## flow/config.mk

```make
export PLATFORM = sky130hd
export DESIGN_NAME = compl_mul
export DESIGN_NICKNAME = compl_mul
export VERILOG_FILES = /design/flow/design.v
export SDC_FILE = /design/flow/constraint.sdc
export NUM_CORES = 4
export LEC_CHECK = 0
export CAP_MARGIN = 20
export CELL_PAD_IN_SITES_DETAIL_PLACEMENT = 1
export CELL_PAD_IN_SITES_GLOBAL_PLACEMENT = 1
export CORE_MARGIN = 10
export CORE_UTILIZATION = 43
export CTS_CLUSTER_DIAMETER = 66
export GPL_ROUTABILITY_DRIVEN = 0
export GPL_TIMING_DRIVEN = 1
export PLACE_DENSITY = 0.81
export SETUP_SLACK_MARGIN = -0.91
export SLEW_MARGIN = 20
```

## flow/constraint.sdc

```tcl
create_clock -name core_clock -period 12.4 [get_ports {clk_i}]
set_input_delay 2.4800 -clock core_clock [delete_from_list [all_inputs] [get_ports {clk_i}]]
set_output_delay 2.4800 -clock core_clock [all_outputs]
set_load 0.01 [all_outputs]
```

## flow/design.v

```verilog
`timescale 1ns / 1ps
module compl_mul(
   input logic clk_i, 
   input logic srst_i,
   input logic signed [17:0]data_a_i_i,   
   input logic signed [17:0]data_a_q_i,   
   input logic signed [17:0]data_b_i_i,   
   input logic signed [17:0]data_b_q_i,   
   output  logic signed  [36:0]data_i_o,    
   output  logic signed [36:0]data_q_o     
   );
   logic signed [35:0] prod_ii, prod_iq, prod_qi, prod_qq;
   assign prod_ii = data_a_i_i * data_b_i_i;
   assign prod_qq = data_a_q_i * data_b_q_i;
   assign prod_iq = data_a_i_i * data_b_q_i;
   assign prod_qi = data_a_q_i * data_b_i_i;
   always_ff@(posedge clk_i) begin
       if(srst_i)begin
           data_i_o<=0;
           data_q_o<=0;
       end
       else begin
           data_i_o<=prod_ii-prod_qq;
           data_q_o<=prod_iq+prod_qi;
       end
   end
endmodule
```

## flow/run.sh

```bash
#!/bin/bash
# the make line also repeats each setting of config.mk as NAME=value (left out here)
make -C /OpenROAD-flow-scripts/flow DESIGN_CONFIG=/design/flow/config.mk WORK_HOME=/design/flow/orfs CLKGATE_MAP_FILE= finish
```

==> metrics.yaml, run 1 <==
logic_synthesis:
  top_area_cell: "fa_1"
  synth_top_area_share: 0.578
  flop_cell: "dfxtp_1"
  syn_inst: 5407
  yosys-top-cells-count: "inv_1 (1493), fa_1 (1470), nand2_1 (700)"
  synth.cell_area_um2: 50900
  synthMuxAreaShare: 0.000393
  async_reset_ff_frac: 0
  synth.most_common_cell: "inv_1"
  yosys_warnings: 1
  fp_nets: 7274
  ys_area_um2: 50900
  synth_cell_types: 58
  ys_sh_adder: 0.657
  yosys_register_bits: 74
  ys_sh_simple: 0.142
  top_logic_kind: "adder cells"
  ys_cells: 5407
  seq_area_frac_synth: 0.0291
  top_cells_by_area: "fa_1 (58%), inv_1 (11%), ha_1 (7.9%)"
  xor_share: 0.0170
  ys_sh_aoi: 0.0239
  avgSynthCellArea_um2: 9.42
  edf_count: 0
clock_network:
  clock_sinks: 74
  post_cts_buffers: 0
  cts_buffers: 9
  ctsHoldBuffers: 0
  ctsResizeCount: 0
  cts_buffer_depth: 2
  tritoncts: "yes"
  root_buffer: "clkbuf_16"
  htree_num_levels: 3
  path_clk_slew_ns: 0.07
routing:
  first_pass_iters: 5
  wl_per_cell_um: 24.7
  route.detailed.drc: 0
  ant_nets: 0
  wl_mm: 172
  viasPerCell: 5.36
  vias: 37300
  initialDrtViolationCount: 2441
final_timing:
  tns_ns: 0
  final-hold-violation-count: 0
  worstMarginPinSlew_ns: 1.24
  max_freq_mhz: 85.8
  setup_violations: 0
  report.final.slew_viol_count: 0
  hold_ws_ns: 2.47
  relSlewSlack: 0.173
  post-route-period-util: 0.940
  rsz0062_at_grt: "no"
  period_minus_slack_ns: 11.66
global_route:
  grt_max_degree: 43
  antenna_found_initial: 15
  gr-usage-all-layers: 0.269
  grt_pass1_vias: 45600
  grt_pass1_wl_mm: 268
  grt-ovfl-total: 0
floorplanning:
  core_um2: 118000
  die_x_um: 364
  io_pins: 148
  die-area_um2: 133000
  fp_util: 0.433
  die_h_um: 364
  placementRows: 126
finish:
  final_cells: 6962
  layout.nets: 7285
  syn2layout_area_growth_pct: 7.22
  seq_area_um2: 1480
  n_fill_cell: 13400
  logic_area_um2: 42800
worst_setup_path:
  worstPathCellList: "clkdlybuf4s50_1 -> and2_1 -> fa_1 -> inv_1 -> fa_1 -> fa_1 -> fa_1 -> fa_1 -> inv_1 -> fa_1 -> fa_1 -> inv_1 -> fa_1 -> inv_1 -> ha_1 -> and3_1 -> nand3_1 -> a21oi_1 -> nor2_1 -> o31ai_1 -> o41ai_1 -> xor2_1 -> nor2_1"
  cpPeakStageDelay_ns: 1.01
  crit_end: "data_q_o[34]$_SDFF_PP0_"
  worstPathRequired_ns: 12.71
  startpoint: "data_b_q_i[2]"
  cp_common_cell: "fa_1"
  path_class: "primary input to register"
  cp.arrival_ns: 11.97
  critical_path_depth: 23
  startpoint_type: "primary input"
  cp-end-kind: "register"
  cp_max_fo: 18
  cp_slowest_cell: "clkdlybuf4s50_1"
  cp_num_buf_inv: 5
  cp_top_family: "adder cells"
outcome:
  status: "no timing/DRC/antenna violations"
min_path:
  hp-start: "srst_i"
  min_delay_worst_endpoint: "data_i_o[23]$_SDFF_PP0_"
  worstHoldPathCells: 2
  hold_path_class: "primary input to register"
run:
  warnings: 33
  cap_violations: 0
placed_design:
  hpwl_mm: 144
  portBuffers: 147
  dp.cells: 6943
[area by class of cell]
cell class | count | area share
diodes | 3 | 0.000137
inverters | 1494 | 0.103
multi-input cells | 3558 | 0.784
repair buffers | 281 | 0.0449
clock buffers | 10 | 0.00438
well taps | 1536 | 0.0352
flip-flops and latches | 74 | 0.0271
clock inverters | 6 | 0.00206
[metrics by stage]
step	instance area, um2	worst slack (ns)	util
after CTS	54600	0.699	0.464
after global routing	54600	0.486	0.464
final	54600	0.742	0.464
after floorplan	50900	2.82	-
after detailed placement	54300	0.240	0.461
after global placement	54300	0.416	0.461
[layer usage]
layer  global-route usage  vias up  part of all wire
li1                     -    15100                 -
met3               0.0540      625             0.076
met5             0.000363        -           0.00035
met4                0.189       10             0.087
met2                0.461     1623              0.50
met1                0.299    19900              0.34
==> inputs of run 2 (changes only) <==
Settings changed: ABC_AREA set to 0, CAP_MARGIN 20 to 40, CELL_PAD_IN_SITES_DETAIL_PLACEMENT 1 to unset, CELL_PAD_IN_SITES_GLOBAL_PLACEMENT 1 to unset, CORE_ASPECT_RATIO set to 0.98, CORE_MARGIN 10 to 2, CORE_UTILIZATION 43 to 55, CTS_CLUSTER_DIAMETER 66 to 194, GPL_TIMING_DRIVEN 1 to unset, MAX_ROUTING_LAYER set to met4, MIN_ROUTING_LAYER set to met2, PLACE_DENSITY 0.81 to unset, SETUP_SLACK_MARGIN -0.91 to unset, SLEW_MARGIN 20 to 0, TNS_END_PERCENT set to 90.
Clock period 12.4 ns to 8.11 ns, I/O delays scaled along.
==> run 2 against run 1 <==
  * Now fails the layout checks on negative setup slack
  * Synthesized cell count is the same
  * Setup slack lost 0.90 ns
  * Flip-flop count is the same
  * Sequential share of layout area shrank 0.42 points
  * Highest routed layer is now met4
  * Non-clock buffer count grew 708
  * Cell area grew 18%
  * Critical path type unchanged
==> metrics.yaml, run 2 <==
outcome:
  status: "complete, but fails checks"
  so_faults: "negative setup slack"
logic_synthesis:
  ys_sh_aoi: 0.0239  # unchanged
  synth_top_area_share: 0.578  # unchanged
  seq_area_frac_synth: 0.0291  # unchanged
  fp_nets: 7274  # unchanged
  synth.most_common_cell: "inv_1"
  synthMuxAreaShare: 0.000393  # unchanged
  yosys_warnings: 1  # unchanged
  ys_cells: 5407  # unchanged
  yosys_register_bits: 74  # unchanged
  avgSynthCellArea_um2: 9.42  # unchanged
  top_area_cell: "fa_1"
  flop_cell: "dfxtp_1"
  synth.cell_area_um2: 50900  # unchanged
  xor_share: 0.0170  # unchanged
  synth_cell_types: 58  # unchanged
  syn_inst: 5407  # unchanged
  top_logic_kind: "adder cells"
  edf_count: 0  # unchanged
  ys_sh_simple: 0.142  # unchanged
  ys_sh_adder: 0.657  # unchanged
  yosys-top-cells-count: "inv_1 (1493), fa_1 (1470), nand2_1 (700)"
  ys_area_um2: 50900  # unchanged
  top_cells_by_area: "fa_1 (58%), inv_1 (11%), ha_1 (7.9%)"
  async_reset_ff_frac: 0  # unchanged
placed_design:
  hpwl_mm: 113  # -22%
  portBuffers: 147  # unchanged
  pre_cts_slack_ns: -1.12  # -1.36 ns
final_timing:
  tns_ns: -0.822  # -0.822 ns
  report.final.slew_viol_count: 0  # unchanged
  worstMarginPinSlew_ns: 0.539  # -0.699 ns
  setup_ws_ns: -0.158  # -0.901 ns
  rsz0062_at_grt: "yes"
  max_freq_mhz: 121
  final-hold-violation-count: 0  # unchanged
  setup_violations: 9  # +9
  relSlewSlack: 0.640  # +0.468
  period_minus_slack_ns: 8.27
  post-route-period-util: 1.02  # +0.0794
worst_setup_path:
  cp_slowest_cell: "fa_2"
  cp-end-kind: "register"
  critical_path_depth: 27  # +17%
  cp_common_cell: "fa_1"
  path_class: "primary input to register"
  cpPeakStageDelay_ns: 0.61  # -0.40 ns
  cp_max_fo: 6  # -12
  cp_top_family: "adder cells"
  crit_end: "data_q_o[31]$_SDFF_PP0_"
  startpoint_type: "primary input"
  startpoint: "data_b_i_i[2]"
  cp.arrival_ns: 8.58  # -3.39 ns
  cp_num_buf_inv: 9  # +4
  worstPathRequired_ns: 8.42  # -4.29 ns
global_route:
  gr-usage-all-layers: 0.552  # +0.283
  grt_max_degree: 67  # +56%
  grt-ovfl-total: 0  # unchanged
  grt_pass1_wl_mm: 251  # -6.2%
  antenna_found_initial: 0  # -15
  grt_pass1_vias: 60700  # +33%
floorplanning:
  io_pins: 148  # unchanged
  die_x_um: 311  # -14%
  die_h_um: 305  # -16%
  core_um2: 91800  # -22%
  die-area_um2: 95100  # -28%
  fp_util: 0.555  # +0.122
  placementRows: 110  # -13%
clock_network:
  tritoncts: "yes"
  cts_buffers: 9  # unchanged
  clock_sinks: 74  # unchanged
  root_buffer: "clkbuf_16"
  htree_num_levels: 3  # unchanged
  path_clk_slew_ns: 0.08  # about the same
  cts_buffer_depth: 2  # unchanged
routing:
  wl_mm: 164  # -4.7%
  initialDrtViolationCount: 10100  # +310%
  wl_met3_mm: 63.8  # +390%
  wl_per_cell_um: 22.2  # -10%
  first_pass_iters: 39  # +34
  wl_met2_mm: 74.7  # -12%
  vias: 51300  # +37%
  viasPerCell: 6.94  # +30%
  met1_length_um: 0  # -100%
  top_layer: "met4"
  ant_nets: 0  # unchanged
  route.detailed.drc: 0  # unchanged
min_path:
  hold_path_class: "primary input to register"
  min_delay_worst_endpoint: "data_i_o[33]$_SDFF_PP0_"
  worstHoldPathCells: 2  # unchanged
  hp-start: "srst_i"
finish:
  n_fill_cell: 7128  # -47%
  layout.nets: 7993  # +9.7%
  syn2layout_area_growth_pct: 26.6
  logic_area_um2: 44400  # +3.8%
  seq_area_um2: 1480  # unchanged
run:
  cap_violations: 0  # unchanged
  warnings: 36  # +9.1%
==> run 2: final cells by class <==
type	instances	area share
Timing Repair Buffer	989	0.171
Clock buffer	10	0.00371
Clock inverter	6	0.00101
Tap cell	1232	0.0239
Sequential cell	74	0.0230
Multi-Input combinational cell	3558	0.689
Inverter	1494	0.0872
Antenna cell	23	0.000893
==> run 2: what timing repair did <==
item | 4_1_cts | 5_1_grt
buffers inserted | 133 | 94
gates resized | 570 | 441
pin swaps | 188 | 263
hold buffers | 0 | 0
endpoints found under the setup margin | 35 | 34
gates cloned | 45 | 6
==> run 2: metrics by stage <==
step	instance area [um2]	std cells	hold WS, ns	util
3_3_place_gp	58700	7084	2.22	0.640
2_1_floorplan	51600	5407	1.93	-
6_report	64500	7386	1.49	0.702
3_5_place_dp	58800	7085	1.96	0.640
5_1_grt	64400	7363	1.51	0.702
4_1_cts	62200	7274	1.48	0.677
==> run 2: metal layers <==
metal / global-route usage / vias up
met4: 0.224 / 0
li1: - / 16600
met5: - / -
met3: 0.691 / 2183
met1: - / 19500
met2: 0.596 / 13000
==> inputs of run 3 (changes only) <==
Settings changed: ABC_AREA 0 to unset, CAP_MARGIN 40 to 20, CORE_ASPECT_RATIO 0.98 to 0.7, CORE_UTILIZATION 55 to 72, CTS_CLUSTER_DIAMETER 194 to 347, CTS_CLUSTER_SIZE set to 92, GPL_ROUTABILITY_DRIVEN 0 to unset, HOLD_SLACK_MARGIN set to 0.29, MIN_ROUTING_LAYER met2 to unset, PLACE_DENSITY set to 0.39, SETUP_SLACK_MARGIN set to 0.88, SLEW_MARGIN 0 to 20, TNS_END_PERCENT 90 to 10.
Clock period 8.11 ns to 6.55 ns, I/O delays scaled along.
==> run 3 against run 2 <==
  * Still fails the layout checks on negative setup slack
  * Critical endpoint is now data_q_o[35]$_SDFF_PP0_
  * Die size down 23%
  * Wire length is 1.4% higher
  * Cell area is 2.9% lower
  * Highest routed layer unchanged
  * Hold slack lost 0.19 ns
==> metrics.yaml, run 3 <==
min_path:
  worstHoldPathCells: 2  # unchanged
  hold_path_class: "primary input to register"
  hp-start: "srst_i"
  min_delay_worst_endpoint: "data_q_o[36]$_SDFF_PP0_"
global_route:
  grt_pass1_vias: 45400  # -25%
  grt-ovfl-total: 0  # unchanged
  gr-usage-all-layers: 0.487  # -0.0650
  antenna_found_initial: 21  # +21
  grt_pass1_wl_mm: 252  # +0.48%
  grt_max_degree: 62  # -7.5%
worst_setup_path:
  cp.arrival_ns: 8.42  # -0.16 ns
  startpoint_type: "primary input"
  worstPathRequired_ns: 6.90  # -1.52 ns
  critical_path_depth: 25  # -7.4%
  startpoint: "data_b_i_i[11]"
  cp_slowest_cell: "fa_1"
  cpPeakStageDelay_ns: 0.64  # +0.03 ns
  cp-end-kind: "register"
  cp_num_buf_inv: 6  # -3
  cp_max_fo: 6  # unchanged
  cp_common_cell: "fa_1"
  crit_end: "data_q_o[35]$_SDFF_PP0_"
  cp_top_family: "adder cells"
  path_class: "primary input to register"
floorplanning:
  die_x_um: 322  # +3.4%
  placementRows: 81  # -26%
  fp_util: 0.728  # +0.174
  io_pins: 148  # unchanged
  die-area_um2: 72900  # -23%
  core_um2: 69900  # -24%
  die_h_um: 227  # -26%
final_timing:
  setup_ws_ns: -1.52  # -1.36 ns
  setup_violations: 56  # +47
  period_minus_slack_ns: 8.07
  max_freq_mhz: 124
  post-route-period-util: 1.23  # +0.212
  rsz0062_at_grt: "yes"
  report.final.slew_viol_count: 0  # unchanged
  hold_ws_ns: 1.30  # -0.190 ns
  final-hold-violation-count: 0  # unchanged
  worstMarginPinSlew_ns: 0.849  # +0.311 ns
  relSlewSlack: 0.434  # -0.207
placed_design:
  gp_congestion: 0.956
  hpwl_mm: 112  # -0.51%
  dpl_cell_area_um2: 58600  # -0.26%
  portBuffers: 147  # unchanged
  pre_cts_slack_ns: -2.43  # -1.31 ns
finish:
  layout.nets: 7908  # -1.1%
  syn2layout_area_growth_pct: 23.0
  stdcell_area_um2: 62600  # -2.9%
routing:
  ant_nets: 0  # unchanged
  wl_per_cell_um: 23.8  # +7.1%
  viasPerCell: 5.86  # -16%
  route.detailed.drc: 0  # unchanged
  wl_mm: 166  # +1.4%
  vias: 41000  # -20%
  initialDrtViolationCount: 4561  # -55%
  first_pass_iters: 9  # -77%
outcome:
  status: "complete, but fails checks"
  so_faults: "negative setup slack"
logic_synthesis:
  syn_inst: 5407  # unchanged
  yosys-top-cells-count: "inv_1 (1493), fa_1 (1470), nand2_1 (700)"
  seq_area_frac_synth: 0.0291  # unchanged
  synth_cell_types: 58  # unchanged
  yosys_warnings: 1  # unchanged
  ys_sh_simple: 0.142  # unchanged
  yosys_register_bits: 74  # unchanged
  fp_nets: 7274  # unchanged
  synthMuxAreaShare: 0.000393  # unchanged
  ys_area_um2: 50900  # unchanged
  top_logic_kind: "adder cells"
  edf_count: 0  # unchanged
  ys_sh_adder: 0.657  # unchanged
  avgSynthCellArea_um2: 9.42  # unchanged
  ys_cells: 5407  # unchanged
  ys_sh_aoi: 0.0239  # unchanged
  synth_top_area_share: 0.578  # unchanged
  synth.cell_area_um2: 50900  # unchanged
  top_cells_by_area: "fa_1 (58%), inv_1 (11%), ha_1 (7.9%)"
  xor_share: 0.0170  # unchanged
  top_area_cell: "fa_1"
  synth.most_common_cell: "inv_1"
  flop_cell: "dfxtp_1"
  async_reset_ff_frac: 0  # unchanged
clock_network:
  tritoncts: "yes"
  root_buffer: "clkbuf_16"
  cts_buffer_depth: 2  # unchanged
  ctsHoldBuffers: 0  # unchanged
  path_clk_slew_ns: 0.07  # about the same
  clock_sinks: 74  # unchanged
  cts_buffers: 9  # unchanged
  htree_num_levels: 3  # unchanged
run:
  cap_violations: 0  # unchanged
  warnings: 38  # +5.6%
-- run 3: what timing repair did --
item,4_1_cts,5_1_grt
hold endpoints to repair,0,0
buffers inserted,81,25
pin swaps,141,143
cloned,47,1
resized,489,204
endpoints found under the setup margin,66,65
-- run 3: per-stage QoR --
stage | cells | util | TNS (ns)
after floorplan | 5407 | - | -43.97
after global placement | 6789 | 0.838 | -100.15
after detailed placement | 6789 | 0.838 | -106.88
after CTS | 6933 | 0.883 | -50.94
after global routing | 6984 | 0.895 | -64.58
final | 6994 | 0.896 | -57.07
-- run 3: area by class of cell --
| class | instances | area, um2 |
|---|---|---|
| diodes | 35 | 87.6 |
| inverters | 1494 | 5620 |
| well taps | 913 | 1140 |
| flip-flops and latches | 74 | 1480 |
| fillers | 3137 | 7300 |
| multi-input cells | 3558 | 44200 |
| clock inverters | 6 | 72.6 |
| repair buffers | 904 | 9760 |
| clock buffers | 10 | 239 |
-- run 3: per-layer routing --
layer / share of wire / global-route usage / vias to the layer above / wire, um
li1: - / - / 16500 / -
met1: 0.33 / 0.591 / 20400 / 55100
met2: 0.44 / 0.698 / 3029 / 72900
met3: 0.15 / 0.177 / 1027 / 24600
met4: 0.082 / 0.303 / 0 / 13600
met5: 0 / - / - / 0
==> inputs of run 4 (changes only) <==
Settings changed: ABC_AREA set to 0, CELL_PAD_IN_SITES_GLOBAL_PLACEMENT set to 1, CORE_ASPECT_RATIO 0.7 to 0.5, CORE_UTILIZATION 72 to 48, CTS_CLUSTER_DIAMETER 347 to 81, CTS_CLUSTER_SIZE 92 to 31, HOLD_SLACK_MARGIN 0.29 to unset, MAX_ROUTING_LAYER met4 to unset, PLACE_DENSITY 0.39 to unset, SETUP_SLACK_MARGIN 0.88 to unset, TNS_END_PERCENT 10 to 20.
Clock period 6.55 ns to 16.0 ns, I/O delays scaled along.
==> run 4 against run 3 <==
  * Critical path depth up 3
  * Cell area shrank 14%
  * The run now finishes clean
  * Utilization shrank 38 points
  * Cell count decreased by 2.8%
  * Highest routed layer is now met5
  * Sequential share of layout area is 0.37 points higher
  * Synthesized area is the same
  * Global-route usage shrank 19 points
  * Count of clock-buffer cells in the layout did not move
  * Critical path type unchanged
  * Wire length decreased by 11%
==> metrics.yaml, run 4 <==
logic_synthesis:
  yosys_register_bits: 74  # unchanged
  top_cells_by_area: "fa_1 (58%), inv_1 (11%), ha_1 (7.9%)"
  xor_share: 0.0170  # unchanged
  ys_sh_simple: 0.142  # unchanged
  ys_cells: 5407  # unchanged
  ys_area_um2: 50900  # unchanged
  ys_sh_aoi: 0.0239  # unchanged
  yosys-top-cells-count: "inv_1 (1493), fa_1 (1470), nand2_1 (700)"
  top_area_cell: "fa_1"
  syn_inst: 5407  # unchanged
  avgSynthCellArea_um2: 9.42  # unchanged
  edf_count: 0  # unchanged
  flop_cell: "dfxtp_1"
  synth_top_area_share: 0.578  # unchanged
  yosys_warnings: 1  # unchanged
  top_logic_kind: "adder cells"
  async_reset_ff_frac: 0  # unchanged
  ys_sh_adder: 0.657  # unchanged
  seq_area_frac_synth: 0.0291  # unchanged
  synth.cell_area_um2: 50900  # unchanged
  fp_nets: 7274  # unchanged
  synthMuxAreaShare: 0.000393  # unchanged
  synth_cell_types: 58  # unchanged
  synth.most_common_cell: "inv_1"
routing:
  viasPerCell: 5.10  # -13%
  route.detailed.drc: 0  # unchanged
  ant_nets: 0  # unchanged
  vias: 34600  # -15%
  first_pass_iters: 5  # -4
  initialDrtViolationCount: 1879  # -59%
  wl_per_cell_um: 21.9  # -7.9%
  wl_mm: 149  # -11%
global_route:
  met2_usage: 0.460  # -0.238
  grt.busiest_layer: "met2"
  grt_pass1_vias: 39300  # -14%
  grt_max_degree: 52  # -16%
  antenna_found_initial: 6  # -71%
  gr-usage-all-layers: 0.294  # -0.193
  grt_pass1_wl_mm: 238  # -5.9%
  grt-ovfl-total: 0  # unchanged
  grtUsageMet1: 0.428  # -0.163
  met3_usage: 0.0475  # -0.130
clock_network:
  post_cts_buffers: 0  # -100%
  root_buffer: "clkbuf_16"
  ctsResizeCount: 0  # -100%
  path_clk_slew_ns: 0.08  # about the same
  clock_sinks: 74  # unchanged
  htree_num_levels: 3  # unchanged
  ctsHoldBuffers: 0  # unchanged
  tritoncts: "yes"
  cts_buffers: 9  # unchanged
  cts_buffer_depth: 2  # unchanged
floorplanning:
  core_um2: 105000  # +50%
  die-area_um2: 109000  # +49%
  die_x_um: 465  # +44%
  placementRows: 84  # +3.7%
  die_h_um: 234  # +3.4%
  fp_util: 0.485  # -0.244
  io_pins: 148  # unchanged
final_timing:
  max_freq_mhz: 82.2
  relSlewSlack: 0.219  # -0.215
  rsz0062_at_grt: "no"
  final-hold-violation-count: 0  # unchanged
  setup_violations: 0  # -100%
  period_minus_slack_ns: 12.17
  report.final.slew_viol_count: 0  # unchanged
  tns_ns: 0  # +57.07 ns
  worstMarginPinSlew_ns: 1.17  # +0.319 ns
  post-route-period-util: 0.761  # -0.471
outcome:
  status: "no timing/DRC/antenna violations"
worst_setup_path:
  worstPathRequired_ns: 16.30  # +9.40 ns
  cp-end-kind: "register"
  crit_end: "data_i_o[32]$_SDFF_PP0_"
  startpoint_type: "primary input"
  cp_num_buf_inv: 9  # +3
  critical_path_depth: 28  # +12%
  path_class: "primary input to register"
  cp.arrival_ns: 12.47  # +4.05 ns
  cp_common_cell: "fa_1"
  cp_top_family: "adder cells"
  cp_max_fo: 33  # +27
  startpoint: "data_b_q_i[0]"
  cpPeakStageDelay_ns: 0.81  # +0.17 ns
  cp_slowest_cell: "inv_1"
finish:
  syn2layout_area_growth_pct: 6.15
  final_cells: 6796  # -2.8%
  layout.nets: 7238  # -8.5%
  n_fill_cell: 10000  # +220%
placed_design:
  portBuffers: 147  # unchanged
  gp_congestion: 0.919  # -3.9%
  dp.cells: 6779  # -0.15%
  hpwl_mm: 117  # +4.8%
run:
  cap_violations: 0  # unchanged
  warnings: 35  # -7.9%
min_path:
  worstHoldPathCells: 2  # unchanged
  min_delay_worst_endpoint: "data_i_o[27]$_SDFF_PP0_"
  hold_path_class: "primary input to register"
  hp-start: "srst_i"
-- run 4: area by class of cell --
class / instances / area [um2] / share of cell area
Multi-Input combinational cell: 3558 / 42800 / 0.792
Inverter: 1494 / 5610 / 0.104
Timing Repair Buffer: 234 / 2070 / 0.0382
Tap cell: 1419 / 1780 / 0.0328
Sequential cell: 74 / 1480 / 0.0274
Clock buffer: 10 / 239 / 0.00442
Clock inverter: 6 / 97.6 / 0.00181
Antenna cell: 1 / 2.50 / 0.0000463
-- run 4: metal layers --
layer | part of all wire | vias to the layer above | routed length (um)
met5 | 0.000087 | - | 13
met4 | 0.029 | 2 | 4310
met3 | 0.063 | 144 | 9350
met2 | 0.45 | 964 | 66900
met1 | 0.46 | 18500 | 68200
li1 | - | 15000 | -
-- run 4: metrics by stage --
stage	utilization	instance area [um2]	worst slack (ns)	hold WS, ns
2_1_floorplan	-	50900	5.70	3.50
3_3_place_gp	0.511	53700	2.72	3.63
3_5_place_dp	0.511	53700	3.55	3.63
4_1_cts	0.514	54100	4.01	3.16
5_1_grt	0.514	54100	3.41	3.19
6_report	0.514	54100	3.83	3.19
==> inputs of run 5 (changes only) <==
Settings changed: ABC_AREA 0 to unset, CELL_PAD_IN_SITES_GLOBAL_PLACEMENT 1 to unset, CORE_ASPECT_RATIO 0.5 to unset, CORE_UTILIZATION 48 to 72, CTS_CLUSTER_DIAMETER 81 to unset, CTS_CLUSTER_SIZE 31 to 37, MAX_ROUTING_LAYER set to met4, PLACE_DENSITY_LB_ADDON set to 0.25, TNS_END_PERCENT 20 to unset.
Clock period 16.0 ns to 8.0 ns, I/O delays scaled along.
==> run 5 against run 4 <==
  * The run now fails in global routing
  * Synthesized area is the same
  * Synthesized cell count did not move
  * Die size fell by 33%
==> metrics.yaml, run 5 <==
floorplanning:
  io_pins: 148  # unchanged
  die_x_um: 270  # -42%
  die-area_um2: 72900  # -33%
  placementRows: 97  # +15%
  fp_util: 0.727  # +0.243
  die_h_um: 270  # +15%
  core_um2: 70000  # -33%
clock_network:
  cts_buffers: 9  # unchanged
  clock_sinks: 74  # unchanged
  cts_buffer_depth: 2  # unchanged
  root_buffer: "clkbuf_16"
  htree_num_levels: 3  # unchanged
logic_synthesis:
  ys_sh_simple: 0.142  # unchanged
  ys_sh_adder: 0.657  # unchanged
  top_cells_by_area: "fa_1 (58%), inv_1 (11%), ha_1 (7.9%)"
  yosys_warnings: 1  # unchanged
  syn_inst: 5407  # unchanged
  ys_cells: 5407  # unchanged
  synth_cell_types: 58  # unchanged
  synth_top_area_share: 0.578  # unchanged
  async_reset_ff_frac: 0  # unchanged
  seq_area_frac_synth: 0.0291  # unchanged
  ys_sh_aoi: 0.0239  # unchanged
  yosys-top-cells-count: "inv_1 (1493), fa_1 (1470), nand2_1 (700)"
  yosys_register_bits: 74  # unchanged
  flop_cell: "dfxtp_1"
  avgSynthCellArea_um2: 9.42  # unchanged
  top_area_cell: "fa_1"
  xor_share: 0.0170  # unchanged
  edf_count: 0  # unchanged
  synth.most_common_cell: "inv_1"
  fp_nets: 7274  # unchanged
  synthMuxAreaShare: 0.000393  # unchanged
  top_logic_kind: "adder cells"
  synth.cell_area_um2: 50900  # unchanged
  ys_area_um2: 50900  # unchanged
outcome:
  status: "aborted with a tool error"
  lastStage: "global routing"
  tool.error: "[ERROR GRT-0232] Routing congestion too high. Check the congestion heatmap in the GUI."
placed_design:
  hpwl_mm: 113  # -3.3%
  gp_congestion: 0.993  # +8.1%
  portBuffers: 147  # unchanged
  dpl_cell_area_um2: 58200  # +8.4%
  dp.cells: 6781  # +0.030%
global_route:
  grt-ovfl-total: 400
  gr-usage-all-layers: 0.851
## run 5: routing by layer
layer / GRT usage / GRT overflow
met4: 0.832 / 105
met2: 0.950 / 212
met3: 0.770 / 40
met1: 0.825 / 43
met5: - / -
## run 5: timing repair
action / CTS
setup endpoints to repair: 45
setup buffers: 108
resized: 584
gates cloned: 58
hold buffers: 0
pin swaps: 203
## run 5: per-stage QoR
stage,worst slack [ns],util
after CTS,-0.130,0.884
after floorplan,-0.120,-
after detailed placement,-1.20,0.831
after global placement,-0.921,0.831
==> inputs of run 6 (changes only) <==
Settings changed: ABC_AREA set to 1, CELL_PAD_IN_SITES_DETAIL_PLACEMENT set to 0, CELL_PAD_IN_SITES_GLOBAL_PLACEMENT set to 0, CORE_UTILIZATION 72 to 71, CTS_CLUSTER_DIAMETER set to 60, CTS_CLUSTER_SIZE 37 to unset, GPL_TIMING_DRIVEN set to 1, PLACE_DENSITY_LB_ADDON 0.25 to 0.01, SETUP_SLACK_MARGIN set to 0.58.
Clock period 8.0 ns to 4.63 ns, I/O delays scaled along.
==> run 6 against run 5 <==
  * The flow again stops in global routing
  * Synthesized cell count is 20% higher
  * Die size is 5.9% higher
  * Synthesized area grew 4.6%
==> metrics.yaml, run 6 <==
outcome:
  status: "aborted with a tool error"
  lastStage: "global routing"
  tool.error: "[ERROR GRT-0116] Global routing finished with congestion. Check the congestion regions in the DRC Viewer."
logic_synthesis:
  synth_cell_types: 47  # -19%
  edf_count: 0  # unchanged
  xor_share: 0.00444  # -0.0126
  synth.most_common_cell: "inv_1"
  ys_cells: 6480  # +20%
  ys_sh_aoi: 0.0261  # +0.00222
  top_logic_kind: "adder cells"
  top_cells_by_area: "fa_1 (55%), inv_1 (15%), nand2_1 (11%)"
  ys_sh_adder: 0.628  # -0.0287
  syn_inst: 6480  # +20%
  async_reset_ff_frac: 0  # unchanged
  seq_area_frac_synth: 0.0278  # -0.00127
  ys_area_um2: 53300  # +4.6%
  synth.cell_area_um2: 53300  # +4.6%
  synth_top_area_share: 0.553  # -0.0252
  yosys_register_bits: 74  # unchanged
  synthMuxAreaShare: 0  # -0.000393
  top_area_cell: "fa_1"
  avgSynthCellArea_um2: 8.22  # -13%
  yosys_warnings: 1  # unchanged
  ys_sh_simple: 0.138  # -0.00389
  yosys-top-cells-count: "inv_1 (2184), nand2_1 (1531), fa_1 (1470)"
  flop_cell: "dfxtp_1"
  fp_nets: 8347  # +15%
placed_design:
  portBuffers: 147  # unchanged
  hpwl_mm: 154  # +36%
  pre_cts_slack_ns: -3.31  # -2.11 ns
  gp_congestion: 1.02  # +2.5%
global_route:
  grt-ovfl-total: 7
  gr-usage-all-layers: 0.709
floorplanning:
  die_h_um: 278  # +2.9%
  die-area_um2: 77200  # +5.9%
  fp_util: 0.717  # -0.0107
  placementRows: 100  # +3.1%
  core_um2: 74300  # +6.1%
  die_x_um: 278  # +2.9%
  io_pins: 148  # unchanged
clock_network:
  htree_num_levels: 3  # unchanged
  cts_buffer_depth: 2  # unchanged
  clock_sinks: 74  # unchanged
  ctsHoldBuffers: 0  # unchanged
  root_buffer: "clkbuf_16"
  cts_buffers: 9  # unchanged
run 6: per-layer routing:
layer / global-route usage / overflow
met5: - / -
met4: 0.685 / 4
met3: 0.502 / 0
met2: 0.905 / 2
met1: 0.683 / 1
run 6: per-stage QoR:
step / cell area, um2 / TNS (ns) / cells / hold slack [ns]
floorplan: 57000 / -113.30 / 6480 / 1.21
global placement: 62500 / -183.29 / 7962 / 1.66
detailed placement: 62500 / -189.99 / 7962 / 1.66
CTS: 66400 / -137.01 / 8142 / 1.41
run 6: timing repair:
action                                  in CTS
pin swaps                                  244
resized                                    641
gates cloned                                37
buffers inserted                           127
endpoints found under the setup margin      69
==> inputs of run 7 (changes only) <==
Settings changed: ABC_AREA 1 to unset, CAP_MARGIN 20 to 35, CORE_UTILIZATION 71 to 72, CTS_CLUSTER_DIAMETER 60 to 194, MAX_ROUTING_LAYER met4 to unset, PLACE_DENSITY_LB_ADDON 0.01 to unset, SETUP_SLACK_MARGIN 0.58 to -0.38.
Clock period 4.63 ns to 7.72 ns, I/O delays scaled along.
==> run 7 against run 6 <==
  * The layout now fails its checks (negative setup slack)
  * Die size shrank 5.6%
  * Synthesized cell count down 17%
  * Synthesized area down 4.4%
==> metrics.yaml, run 7 <==
placed_design:
  gp_congestion: 0.908  # -11%
  hpwl_mm: 110  # -29%
  portBuffers: 147  # unchanged
min_path:
  worstHoldPathCells: 2
  hp-start: "srst_i"
  min_delay_worst_endpoint: "data_i_o[27]$_SDFF_PP0_"
  hold_path_class: "primary input to register"
logic_synthesis:
  fp_nets: 7274  # -13%
  top_cells_by_area: "fa_1 (58%), inv_1 (11%), ha_1 (7.9%)"
  synth.cell_area_um2: 50900  # -4.4%
  seq_area_frac_synth: 0.0291  # +0.00127
  flop_cell: "dfxtp_1"
  ys_cells: 5407  # -17%
  xor_share: 0.0170  # +0.0126
  edf_count: 0  # unchanged
  synth_top_area_share: 0.578  # +0.0252
  syn_inst: 5407  # -17%
  synthMuxAreaShare: 0.000393  # +0.000393
  yosys_warnings: 1  # unchanged
  async_reset_ff_frac: 0  # unchanged
  synth_cell_types: 58  # +23%
  ys_area_um2: 50900  # -4.4%
  ys_sh_adder: 0.657  # +0.0287
  yosys-top-cells-count: "inv_1 (1493), fa_1 (1470), nand2_1 (700)"
  ys_sh_aoi: 0.0239  # -0.00222
  yosys_register_bits: 74  # unchanged
  top_logic_kind: "adder cells"
  synth.most_common_cell: "inv_1"
  top_area_cell: "fa_1"
  ys_sh_simple: 0.142  # +0.00389
  avgSynthCellArea_um2: 9.42  # +15%
routing:
  initialDrtViolationCount: 3850
  wl_mm: 165
  viasPerCell: 5.87
  wl_per_cell_um: 23.6
  route.detailed.drc: 0
  vias: 41100
  first_pass_iters: 8
  ant_nets: 0
final_timing:
  relSlewSlack: 0.477
  report.final.slew_viol_count: 0
  tns_ns: -18.12
  max_freq_mhz: 118
  post-route-period-util: 1.10
  rsz0062_at_grt: "yes"
  final-hold-violation-count: 0
  period_minus_slack_ns: 8.46
  setup_violations: 45
  worstMarginPinSlew_ns: 0.785
  setup_ws_ns: -0.740
worst_setup_path:
  cp.arrival_ns: 8.71
  cpPeakStageDelay_ns: 0.64
  cp_num_buf_inv: 5
  cp_slowest_cell: "fa_1"
  cp_max_fo: 8
  cp_top_family: "adder cells"
  startpoint_type: "primary input"
  cp_common_cell: "fa_1"
  cp-end-kind: "register"
  critical_path_depth: 24
  crit_end: "data_q_o[33]$_SDFF_PP0_"
  path_class: "primary input to register"
  worstPathCellList: "clkbuf_4 -> bufbuf_16 -> nand2_1 -> fa_1 -> inv_1 -> fa_1 -> fa_1 -> fa_2 -> fa_2 -> fa_2 -> fa_1 -> inv_1 -> fa_1 -> inv_2 -> ha_4 -> a21oi_4 -> o21ai_2 -> o41a_1 -> a221o_1 -> a41oi_4 -> o211ai_4 -> o31ai_4 -> xor2_1 -> nor2_1"
  worstPathRequired_ns: 7.97
  startpoint: "data_b_i_i[9]"
finish:
  syn2layout_area_growth_pct: 21.9
  n_fill_cell: 3277
  layout.nets: 7904
  logic_area_um2: 44200
  seq_area_um2: 1480
floorplanning:
  core_um2: 70000  # -5.8%
  io_pins: 148  # unchanged
  placementRows: 97  # -3.0%
  die-area_um2: 72900  # -5.6%
  fp_util: 0.727  # +0.0107
  die_h_um: 270  # -2.8%
  die_x_um: 270  # -2.8%
global_route:
  grt_max_degree: 56
  grt_pass1_wl_mm: 243
  grt_pass1_vias: 44900
  gr-usage-all-layers: 0.446
  grt-ovfl-total: 0
  antenna_found_initial: 22
clock_network:
  htree_num_levels: 3  # unchanged
  clock_sinks: 74  # unchanged
  cts_buffers: 9  # unchanged
  tritoncts: "yes"
  root_buffer: "clkbuf_16"
  path_clk_slew_ns: 0.09
  ctsHoldBuffers: 0  # unchanged
  cts_buffer_depth: 2  # unchanged
run:
  warnings: 38
  cap_violations: 0
outcome:
  status: "complete, but fails checks"
  so_faults: "negative setup slack"
## run 7: cell type report
cell class,instances,area share
Multi-Input combinational cell,3558,0.711
Timing Repair Buffer,900,0.150
Inverter,1494,0.0904
Sequential cell,74,0.0239
Tap cell,940,0.0189
Clock buffer,9,0.00363
Clock inverter,7,0.00163
Antenna cell,12,0.000484
## run 7: routing by layer
layer | vias to the layer above | part of all wire | track usage
met5 | - | 0.0013 | 0
met4 | 24 | 0.11 | 0.325
met3 | 1154 | 0.13 | 0.129
met2 | 2854 | 0.46 | 0.704
met1 | 20600 | 0.31 | 0.526
li1 | 16400 | - | -
## run 7: timing repair
item	in CTS	in global routing
gates cloned	40	5
endpoints found under the setup margin	39	35
setup buffers	96	77
pin swaps	104	251
resized	433	356
## run 7: metrics by stage
| step | util | cells | setup WS [ns] | hold WS (ns) | instance area [um2] |
|---|---|---|---|---|---|
| after global placement | 0.833 | 6818 | -1.42 | 1.90 | 58300 |
| after global routing | 0.886 | 6984 | -0.923 | 1.52 | 62000 |
| final | 0.886 | 6994 | -0.740 | 1.51 | 62100 |
| after CTS | 0.869 | 6946 | -0.473 | 1.49 | 60800 |
| after detailed placement | 0.833 | 6818 | -1.45 | 1.91 | 58300 |
| after floorplan | - | 5407 | -0.401 | 1.85 | 51500 |
==> inputs of run 8 (changes only) <==
Settings changed: CAP_MARGIN 35 to 20, CORE_MARGIN 2 to 10, CORE_UTILIZATION 72 to 49, CTS_CLUSTER_DIAMETER 194 to 66, GPL_ROUTABILITY_DRIVEN set to 0, GPL_TIMING_DRIVEN 1 to 0, PLACE_DENSITY_LB_ADDON set to 0.29, SETUP_SLACK_MARGIN -0.38 to unset.
Clock period 7.72 ns to 12.4 ns, I/O delays scaled along.
==> run 8 against run 7 <==
  * Now clean on timing, DRC and antenna
  * Critical path depth rose by 3
  * Synthesized area did not move
  * Cell area fell by 13%
  * Sequential share of layout area rose by 0.35 points
  * Hold slack improved by 1.2 ns
  * Utilization fell by 36 points
  * First-iteration DRC count rose by 6.5%
  * Setup slack improved by 1.5 ns
  * Synthesized cell count did not move
  * Die size rose by 61%
  * Largest cell class unchanged
==> metrics.yaml, run 8 <==
clock_network:
  path_clk_slew_ns: 0.06  # -0.03 ns
  ctsHoldBuffers: 0  # unchanged
  root_buffer: "clkbuf_16"
  tritoncts: "yes"
  cts_buffer_depth: 2  # unchanged
  htree_num_levels: 3  # unchanged
  clock_sinks: 74  # unchanged
  post_cts_buffers: 0  # -100%
  ctsResizeCount: 0  # -100%
  cts_buffers: 9  # unchanged
finish:
  layout.nets: 7380  # -6.6%
  syn2layout_area_growth_pct: 6.28
  logic_area_um2: 42800  # -3.1%
  seq_area_um2: 1480  # unchanged
  n_fill_cell: 9618  # +190%
  post-route-util: 0.524  # -0.363
worst_setup_path:
  cp_slowest_cell: "clkbuf_1"
  cpPeakStageDelay_ns: 0.98  # +0.34 ns
  startpoint: "data_b_q_i[0]"
  cp_max_fo: 11  # +3
  worstPathRequired_ns: 12.69  # +4.72 ns
  crit_end: "data_i_o[32]$_SDFF_PP0_"
  critical_path_depth: 27  # +13%
  cp_common_cell: "fa_1"
  path_class: "primary input to register"
  cp_top_family: "adder cells"
  cp-end-kind: "register"
  startpoint_type: "primary input"
  cp_num_buf_inv: 8  # +3
  cp.arrival_ns: 11.91  # +3.20 ns
logic_synthesis:
  avgSynthCellArea_um2: 9.42  # unchanged
  seq_area_frac_synth: 0.0291  # unchanged
  synth.most_common_cell: "inv_1"
  yosys_warnings: 1  # unchanged
  async_reset_ff_frac: 0  # unchanged
  top_area_cell: "fa_1"
  flop_cell: "dfxtp_1"
  top_cells_by_area: "fa_1 (58%), inv_1 (11%), ha_1 (7.9%)"
  synthMuxAreaShare: 0.000393  # unchanged
  ys_sh_aoi: 0.0239  # unchanged
  edf_count: 0  # unchanged
  ys_cells: 5407  # unchanged
  xor_share: 0.0170  # unchanged
  top_logic_kind: "adder cells"
  synth_cell_types: 58  # unchanged
  synth_top_area_share: 0.578  # unchanged
  ys_sh_simple: 0.142  # unchanged
  yosys_register_bits: 74  # unchanged
  fp_nets: 7274  # unchanged
  syn_inst: 5407  # unchanged
  synth.cell_area_um2: 50900  # unchanged
  ys_sh_adder: 0.657  # unchanged
  yosys-top-cells-count: "inv_1 (1493), fa_1 (1470), nand2_1 (700)"
  ys_area_um2: 50900  # unchanged
routing:
  route.detailed.drc: 0  # unchanged
  met1_length_mm: 58.4  # +15%
  wl_met3_mm: 28.4  # +35%
  initialDrtViolationCount: 4099  # +6.5%
  vias: 38600  # -5.9%
  first_pass_iters: 10  # +2
  wl_mm: 175  # +5.7%
  wl_per_cell_um: 25.1  # +6.4%
  ant_nets: 0  # unchanged
  wl_met2_mm: 72.5  # -4.3%
  viasPerCell: 5.56  # -5.3%
  top_layer: "met5"
floorplanning:
  core_um2: 103000  # +48%
  die_h_um: 342  # +27%
  die-area_um2: 117000  # +61%
  fp_util: 0.493  # -0.234
  io_pins: 148  # unchanged
  placementRows: 118  # +22%
  die_x_um: 342  # +27%
global_route:
  antenna_found_initial: 39  # +77%
  gr-usage-all-layers: 0.305  # -0.141
  grt_pass1_wl_mm: 257  # +5.7%
  grt_pass1_vias: 40300  # -10%
  grt-ovfl-total: 0  # unchanged
  grt_max_degree: 14  # -75%
final_timing:
  tns_ns: 0  # +18.12 ns
  hold_ws_ns: 2.70  # +1.19 ns
  post-route-period-util: 0.938  # -0.158
  period_minus_slack_ns: 11.63
  relSlewSlack: 0.0536  # -0.423
  final-hold-violation-count: 0  # unchanged
  max_freq_mhz: 86.0
  setup_violations: 0  # -100%
  worstMarginPinSlew_ns: 1.42  # +0.635 ns
  rsz0062_at_grt: "no"
  report.final.slew_viol_count: 0  # unchanged
min_path:
  hold_path_class: "primary input to register"
  worstHoldPathCells: 4  # +2
  hp-start: "srst_i"
  min_delay_worst_endpoint: "data_i_o[25]$_SDFF_PP0_"
outcome:
  status: "no timing/DRC/antenna violations"
placed_design:
  hpwl_mm: 141  # +28%
  portBuffers: 91  # -38%
run:
  cap_violations: 0  # unchanged
  warnings: 33  # -13%
==> run 8: final cells by class <==
class,instances,area share
multi-input combinational,3558,0.791
inverter,1494,0.104
tap,1380,0.0319
sequential,74,0.0274
buffer,281,0.0201
timing repair buffer,95,0.0183
clock buffer,10,0.00441
antenna,49,0.00227
clock inverter,5,0.00146
==> run 8: layer usage <==
metal,global-route usage,up-vias
met5,0.0150,-
met4,0.200,24
met3,0.156,730
met2,0.433,2887
met1,0.359,19600
li1,-,15400
==> run 8: per-stage QoR <==
stage	area, um2	setup WS [ns]	std cells
4_1_cts	54000	1.14	6897
2_1_floorplan	50900	2.82	5407
6_report	54100	0.774	6946
5_1_grt	54000	0.560	6900
3_5_place_dp	53700	0.678	6882
3_3_place_gp	53600	0.270	6878
==> inputs of run 9 (changes only) <==
Settings changed: CAP_MARGIN 20 to 15, CELL_PAD_IN_SITES_DETAIL_PLACEMENT 0 to unset, CELL_PAD_IN_SITES_GLOBAL_PLACEMENT 0 to unset, CORE_MARGIN 10 to 2, CORE_UTILIZATION 49 to 69, CTS_CLUSTER_DIAMETER 66 to unset, CTS_CLUSTER_SIZE set to 37, GPL_ROUTABILITY_DRIVEN 0 to unset, GPL_TIMING_DRIVEN 0 to unset, MAX_ROUTING_LAYER set to met4, PLACE_DENSITY_LB_ADDON 0.29 to unset.
Clock period 12.4 ns to 7.4 ns, I/O delays scaled along.
==> run 9 against run 8 <==
  * Now fails the layout checks on negative setup slack
  * Die size shrank 35%
  * Synthesized cell count unchanged
  * Cell area grew 21%
  * Largest cell class unchanged
==> metrics.yaml, run 9 <==
clock_network:
  cts_buffers: 9  # unchanged
  ctsHoldBuffers: 0  # unchanged
  cts_buffer_depth: 2  # unchanged
  root_buffer: "clkbuf_16"
  clock_sinks: 74  # unchanged
  htree_num_levels: 3  # unchanged
  tritoncts: "yes"
  path_clk_slew_ns: 0.08  # +0.02 ns
logic_synthesis:
  xor_share: 0.0170  # unchanged
  yosys_register_bits: 74  # unchanged
  seq_area_frac_synth: 0.0291  # unchanged
  yosys-top-cells-count: "inv_1 (1493), fa_1 (1470), nand2_1 (700)"
  async_reset_ff_frac: 0  # unchanged
  synth_top_area_share: 0.578  # unchanged
  ys_area_um2: 50900  # unchanged
  ys_cells: 5407  # unchanged
  ys_sh_adder: 0.657  # unchanged
  ys_sh_simple: 0.142  # unchanged
  yosys_warnings: 1  # unchanged
  synthMuxAreaShare: 0.000393  # unchanged
  syn_inst: 5407  # unchanged
  avgSynthCellArea_um2: 9.42  # unchanged
  top_logic_kind: "adder cells"
  edf_count: 0  # unchanged
  fp_nets: 7274  # unchanged
  synth.cell_area_um2: 50900  # unchanged
  ys_sh_aoi: 0.0239  # unchanged
  synth_cell_types: 58  # unchanged
  top_area_cell: "fa_1"
  top_cells_by_area: "fa_1 (58%), inv_1 (11%), ha_1 (7.9%)"
  synth.most_common_cell: "inv_1"
  flop_cell: "dfxtp_1"
worst_setup_path:
  path_class: "primary input to register"
  cp-end-kind: "register"
  startpoint: "data_a_q_i[6]"
  cp_max_fo: 9  # -2
  cp_num_buf_inv: 9  # +1
  cp_common_cell: "fa_1"
  cpPeakStageDelay_ns: 0.68  # -0.30 ns
  critical_path_depth: 28  # +3.7%
  crit_end: "data_q_o[33]$_SDFF_PP0_"
  cp_top_family: "adder cells"
  startpoint_type: "primary input"
  cp.arrival_ns: 8.92  # -2.99 ns
  worstPathRequired_ns: 7.69  # -5.00 ns
  cp_slowest_cell: "fa_1"
final_timing:
  worstMarginPinSlew_ns: 0.777  # -0.642 ns
  post-route-period-util: 1.17  # +0.228
  rsz0062_at_grt: "yes"
  report.final.slew_viol_count: 0  # unchanged
  setup_ws_ns: -1.22  # -2.00 ns
  period_minus_slack_ns: 8.62
  relSlewSlack: 0.480  # +0.426
  hold_ws_ns: 1.52  # -1.18 ns
  tns_ns: -35.51  # -35.51 ns
  final-hold-violation-count: 0  # unchanged
  setup_violations: 47  # +47
  max_freq_mhz: 116
finish:
  stdcell_area_um2: 65300  # +21%
  final_cells: 7205  # +3.7%
  post-route-util: 0.895  # +0.371
  syn2layout_area_growth_pct: 28.2
  layout.nets: 8089  # +9.6%
global_route:
  grt_max_degree: 42  # +28
  grt-ovfl-total: 0  # unchanged
  grt_pass1_wl_mm: 274  # +6.6%
  antenna_found_initial: 16  # -59%
  gr-usage-all-layers: 0.512  # +0.207
  grt_pass1_vias: 48200  # +20%
floorplanning:
  die_h_um: 276  # -19%
  placementRows: 99  # -16%
  core_um2: 73000  # -29%
  io_pins: 148  # unchanged
  die_x_um: 276  # -19%
  fp_util: 0.698  # +0.205
  die-area_um2: 76000  # -35%
routing:
  ant_nets: 0  # unchanged
  vias: 44600  # +15%
  first_pass_iters: 10  # unchanged
  initialDrtViolationCount: 5367  # +31%
  wl_mm: 199  # +14%
  route.detailed.drc: 0  # unchanged
  viasPerCell: 6.19  # +11%
  wl_per_cell_um: 27.6  # +9.9%
placed_design:
  gp_congestion: 1.03
  hpwl_mm: 130  # -7.8%
  dp.cells: 6868  # -0.20%
  dpl_cell_area_um2: 59300  # +11%
  portBuffers: 147  # +62%
  pre_cts_slack_ns: -1.96  # -2.63 ns
min_path:
  hold_path_class: "primary input to register"
  hp-start: "srst_i"
  worstHoldPathCells: 2  # -2
  min_delay_worst_endpoint: "data_i_o[28]$_SDFF_PP0_"
run:
  cap_violations: 0  # unchanged
  warnings: 38  # +15%
outcome:
  so_faults: "negative setup slack"
  status: "complete, but fails checks"
run 9: routing by layer:
metal	track usage	wire, um	up-vias	part of all wire
met5	-	0	-	0
met4	0.385	23900	0	0.12
met3	0.175	29900	1953	0.15
met2	0.782	87900	3954	0.44
met1	0.553	57400	21900	0.29
li1	-	-	16800	-
run 9: repair_timing:
action / CTS / global route
gates cloned: 25 / 4
gates resized: 786 / 319
pin swaps: 284 / 278
setup buffers: 227 / 78
setup endpoints to repair: 51 / 51
run 9: final cells by class:
class / count / area [um2]
Timing Repair Buffer: 1085 / 11600
Clock inverter: 7 / 100
Antenna cell: 19 / 47.5
Sequential cell: 74 / 1480
Tap cell: 959 / 1200
Multi-Input combinational cell: 3558 / 45100
Clock buffer: 9 / 225
Inverter: 1494 / 5620
Fill cell: 3081 / 7640
==> inputs of run 10 (changes only) <==
Settings changed: CAP_MARGIN 15 to 20, CORE_UTILIZATION 69 to 72, CTS_CLUSTER_SIZE 37 to unset, MAX_ROUTING_LAYER met4 to unset, SETUP_SLACK_MARGIN set to -0.64.
Clock period 7.4 ns to 9.22 ns, I/O delays scaled along.
==> run 10 against run 9 <==
  * The layout still fails its checks (negative setup slack)
  * Synthesized cell count unchanged
  * Critical endpoint is now data_i_o[32]$_SDFF_PP0_
  * Synthesized area unchanged
  * Critical path type unchanged
==> metrics.yaml, run 10 <==
worst_setup_path:
  critical_path_depth: 26  # -7.1%
  cp.arrival_ns: 9.54  # +0.62 ns
  cp_common_cell: "fa_1"
  cp-end-kind: "register"
  cp_slowest_cell: "fa_1"
  startpoint: "data_b_q_i[2]"
  path_class: "primary input to register"
  startpoint_type: "primary input"
  crit_end: "data_i_o[32]$_SDFF_PP0_"
  cp_max_fo: 18  # +9
  worstPathRequired_ns: 9.52  # +1.83 ns
  cp_top_family: "adder cells"
  cpPeakStageDelay_ns: 0.58  # -0.10 ns
  cp_num_buf_inv: 8  # -1
final_timing:
  worstMarginPinSlew_ns: 0.802  # +0.0242 ns
  relSlewSlack: 0.466  # -0.0142
  setup_violations: 1  # -98%
  post-route-period-util: 1.00  # -0.163
  hold_ws_ns: 1.79  # +0.271 ns
  report.final.slew_viol_count: 0  # unchanged
  max_freq_mhz: 108
  setup_ws_ns: -0.0204  # +1.20 ns
  final-hold-violation-count: 0  # unchanged
  period_minus_slack_ns: 9.24
  tns_ns: -0.0204  # +35.49 ns
outcome:
  status: "complete, but fails checks"
  so_faults: "negative setup slack"
logic_synthesis:
  synthMuxAreaShare: 0.000393  # unchanged
  avgSynthCellArea_um2: 9.42  # unchanged
  top_logic_kind: "adder cells"
  edf_count: 0  # unchanged
  fp_nets: 7274  # unchanged
  ys_area_um2: 50900  # unchanged
  synth.most_common_cell: "inv_1"
  yosys-top-cells-count: "inv_1 (1493), fa_1 (1470), nand2_1 (700)"
  yosys_warnings: 1  # unchanged
  syn_inst: 5407  # unchanged
  xor_share: 0.0170  # unchanged
  yosys_register_bits: 74  # unchanged
  ys_cells: 5407  # unchanged
  top_area_cell: "fa_1"
  ys_sh_adder: 0.657  # unchanged
  synth.cell_area_um2: 50900  # unchanged
  ys_sh_aoi: 0.0239  # unchanged
  top_cells_by_area: "fa_1 (58%), inv_1 (11%), ha_1 (7.9%)"
  flop_cell: "dfxtp_1"
  ys_sh_simple: 0.142  # unchanged
  synth_cell_types: 58  # unchanged
  synth_top_area_share: 0.578  # unchanged
  seq_area_frac_synth: 0.0291  # unchanged
  async_reset_ff_frac: 0  # unchanged
run:
  warnings: 35  # -7.9%
  cap_violations: 0  # unchanged
clock_network:
  ctsResizeCount: 0  # -100%
  ctsHoldBuffers: 0  # unchanged
  htree_num_levels: 3  # unchanged
  clock_sinks: 74  # unchanged
  post_cts_buffers: 0  # -100%
  root_buffer: "clkbuf_16"
  tritoncts: "yes"
  path_clk_slew_ns: 0.07  # about the same
  cts_buffers: 9  # unchanged
  cts_buffer_depth: 2  # unchanged
routing:
  first_pass_iters: 5  # -5
  route.detailed.drc: 0  # unchanged
  ant_nets: 0  # unchanged
  vias: 36700  # -18%
  wl_per_cell_um: 19.4  # -30%
  initialDrtViolationCount: 2376  # -56%
  wl_mm: 129  # -35%
  viasPerCell: 5.52  # -11%
floorplanning:
  core_um2: 70000  # -4.0%
  die-area_um2: 72900  # -4.1%
  placementRows: 97  # -2.0%
  die_h_um: 270  # -2.1%
  io_pins: 148  # unchanged
  fp_util: 0.727  # +0.0292
  die_x_um: 270  # -2.1%
placed_design:
  gp_congestion: 0.923  # -10%
  hpwl_mm: 109  # -16%
  pre_cts_slack_ns: -0.285  # +1.67 ns
  dpl_cell_area_um2: 56700  # -4.5%
  portBuffers: 147  # unchanged
min_path:
  hold_path_class: "primary input to register"
  worstHoldPathCells: 2  # unchanged
  hp-start: "srst_i"
  min_delay_worst_endpoint: "data_i_o[35]$_SDFF_PP0_"
global_route:
  grt_max_degree: 59  # +40%
  gr-usage-all-layers: 0.386  # -0.126
  antenna_found_initial: 1  # -15
  grt-ovfl-total: 0  # unchanged
  grt_pass1_vias: 41600  # -14%
  grt_pass1_wl_mm: 215  # -22%
finish:
  syn2layout_area_growth_pct: 11.9
  seq_area_um2: 1480  # unchanged
  n_fill_cell: 4602  # +49%
  logic_area_um2: 42800  # -5.1%
  stdcell_area_um2: 57000  # -13%
  layout.nets: 7568  # -6.4%
==> run 10: per-layer routing <==
metal  wire, um  vias to the layer above  global-route usage  part of all wire
li1           -                    15700                   -                 -
met1      45100                    18800               0.473              0.35
met2      62500                     1662               0.631              0.48
met3       9780                      505              0.0631             0.076
met4      11500                        0               0.273             0.090
met5          0                        -                   0                 0
==> run 10: stage by stage <==
step	instances	utilization
after floorplan	5407	-
after global placement	6630	0.809
after detailed placement	6630	0.809
after CTS	6646	0.814
after global routing	6646	0.814
final	6649	0.814
==> run 10: cell type report <==
cell class,count,area share
timing repair buffer,564,0.0983
clock buffer,11,0.00426
clock inverter,5,0.00149
antenna,3,0.000132
multi-input combinational,3558,0.751
tap,940,0.0206
inverter,1494,0.0984
sequential,74,0.0260
==> inputs of run 11 (changes only) <==
Settings changed: CORE_UTILIZATION 72 to 58, SETUP_SLACK_MARGIN -0.64 to unset.
Clock period 9.22 ns to 11.6 ns, I/O delays scaled along.
==> run 11 against run 10 <==
  * The run now finishes clean
  * Sequential share of layout area up 0.13 points
  * Wire length shrank 2.1%
  * Via count is 6.6% lower
  * Synthesized cell count is the same
  * Synthesized area unchanged
  * Count of clock-buffer cells in the layout down 1
  * Cell count is 1.2% lower
  * Die size increased by 24%
  * Critical path type unchanged
  * Largest cell class unchanged
==> metrics.yaml, run 11 <==
outcome:
  status: "no timing/DRC/antenna violations"
routing:
  wl_per_cell_um: 19.2  # -0.94%
  route.detailed.drc: 0  # unchanged
  initialDrtViolationCount: 1996  # -16%
  wl_mm: 126  # -2.1%
  ant_nets: 0  # unchanged
  first_pass_iters: 5  # unchanged
  vias: 34300  # -6.6%
  viasPerCell: 5.22  # -5.5%
logic_synthesis:
  synth.cell_area_um2: 50900  # unchanged
  xor_share: 0.0170  # unchanged
  yosys-top-cells-count: "inv_1 (1493), fa_1 (1470), nand2_1 (700)"
  ys_sh_simple: 0.142  # unchanged
  top_area_cell: "fa_1"
  syn_inst: 5407  # unchanged
  ys_sh_adder: 0.657  # unchanged
  edf_count: 0  # unchanged
  seq_area_frac_synth: 0.0291  # unchanged
  top_cells_by_area: "fa_1 (58%), inv_1 (11%), ha_1 (7.9%)"
  yosys_warnings: 1  # unchanged
  yosys_register_bits: 74  # unchanged
  async_reset_ff_frac: 0  # unchanged
  synthMuxAreaShare: 0.000393  # unchanged
  avgSynthCellArea_um2: 9.42  # unchanged
  ys_sh_aoi: 0.0239  # unchanged
  synth_cell_types: 58  # unchanged
  ys_cells: 5407  # unchanged
  ys_area_um2: 50900  # unchanged
  synth_top_area_share: 0.578  # unchanged
  top_logic_kind: "adder cells"
  synth.most_common_cell: "inv_1"
  fp_nets: 7274  # unchanged
  flop_cell: "dfxtp_1"
final_timing:
  tns_ns: 0  # +0.0204 ns
  period_minus_slack_ns: 10.47
  max_freq_mhz: 95.5
  hold_ws_ns: 2.29  # +0.503 ns
  setup_ws_ns: 1.13  # +1.15 ns
  final-hold-violation-count: 0  # unchanged
  post-route-period-util: 0.903  # -0.0997
  relSlewSlack: 0.236  # -0.229
  rsz0062_at_grt: "no"
  report.final.slew_viol_count: 0  # unchanged
  setup_violations: 0  # -1
  worstMarginPinSlew_ns: 1.14  # +0.340 ns
clock_network:
  path_clk_slew_ns: 0.07  # about the same
  ctsResizeCount: 0  # unchanged
  ctsHoldBuffers: 0  # unchanged
  tritoncts: "yes"
  post_cts_buffers: 0  # unchanged
  cts_buffers: 9  # unchanged
  htree_num_levels: 3  # unchanged
  clock_sinks: 74  # unchanged
  cts_buffer_depth: 2  # unchanged
  root_buffer: "clkbuf_16"
placed_design:
  portBuffers: 147  # unchanged
  dp.cells: 6555  # -1.1%
  pre_cts_slack_ns: 0.876  # +1.16 ns
  gp_congestion: 0.886  # -4.0%
  hpwl_mm: 107  # -1.9%
global_route:
  antenna_found_initial: 3  # +2
  gr-usage-all-layers: 0.306  # -0.0802
  grt-ovfl-total: 0  # unchanged
  grt_pass1_wl_mm: 209  # -2.7%
  grt_max_degree: 48  # -19%
  grt_pass1_vias: 37700  # -9.3%
worst_setup_path:
  cp_num_buf_inv: 6  # -2
  startpoint_type: "primary input"
  cp_max_fo: 16  # -2
  cp.arrival_ns: 10.77  # +1.23 ns
  cp_slowest_cell: "clkdlybuf4s50_1"
  cpPeakStageDelay_ns: 1.22  # +0.64 ns
  path_class: "primary input to register"
  critical_path_depth: 24  # -7.7%
  worstPathRequired_ns: 11.90  # +2.38 ns
  cp_common_cell: "fa_1"
  cp-end-kind: "register"
  cp_top_family: "adder cells"
  crit_end: "data_i_o[35]$_SDFF_PP0_"
  startpoint: "data_b_q_i[7]"
  worstPathCellList: "clkdlybuf4s50_1 -> buf_4 -> nand2_1 -> fa_1 -> inv_1 -> fa_1 -> inv_1 -> fa_1 -> fa_1 -> fa_1 -> fa_1 -> fa_1 -> inv_1 -> fa_1 -> inv_1 -> ha_1 -> a21boi_0 -> o32ai_1 -> a21oi_2 -> a21oi_1 -> o21a_1 -> o41ai_1 -> xnor2_1 -> nor2_1"
floorplanning:
  die_x_um: 300  # +11%
  die_h_um: 300  # +11%
  core_um2: 86900  # +24%
  fp_util: 0.586  # -0.141
  io_pins: 148  # unchanged
  placementRows: 108  # +11%
  die-area_um2: 90200  # +24%
run:
  cap_violations: 0  # unchanged
  warnings: 34  # -2.9%
finish:
  final_cells: 6572  # -1.2%
  syn2layout_area_growth_pct: 6.45
  layout.nets: 7278  # -3.8%
min_path:
  worstHoldPathCells: 2  # unchanged
  hold_path_class: "primary input to register"
  hp-start: "srst_i"
  min_delay_worst_endpoint: "data_i_o[26]$_SDFF_PP0_"
-- run 11: cell type report --
cell class	instances	area, um2
multi-input combinational	3558	42800
fill	7669	32700
inverter	1494	5610
timing repair buffer	274	2550
sequential	74	1480
tap	1155	1450
clock buffer	10	229
clock inverter	6	115
antenna	1	2.50
-- run 11: through the flow --
step,area (um2),utilization
detailed placement,53900,0.620
CTS,54200,0.624
global route,54200,0.624
finish,54200,0.624
global placement,53900,0.620
floorplan,50900,-
-- run 11: metal layers --
metal  track usage  vias up  part of all wire
met5             0        -          0.000063
met4         0.105        2             0.036
met3        0.0317      172             0.050
met2         0.528      927              0.51
met1         0.407    18000              0.40
li1              -    15100                 -
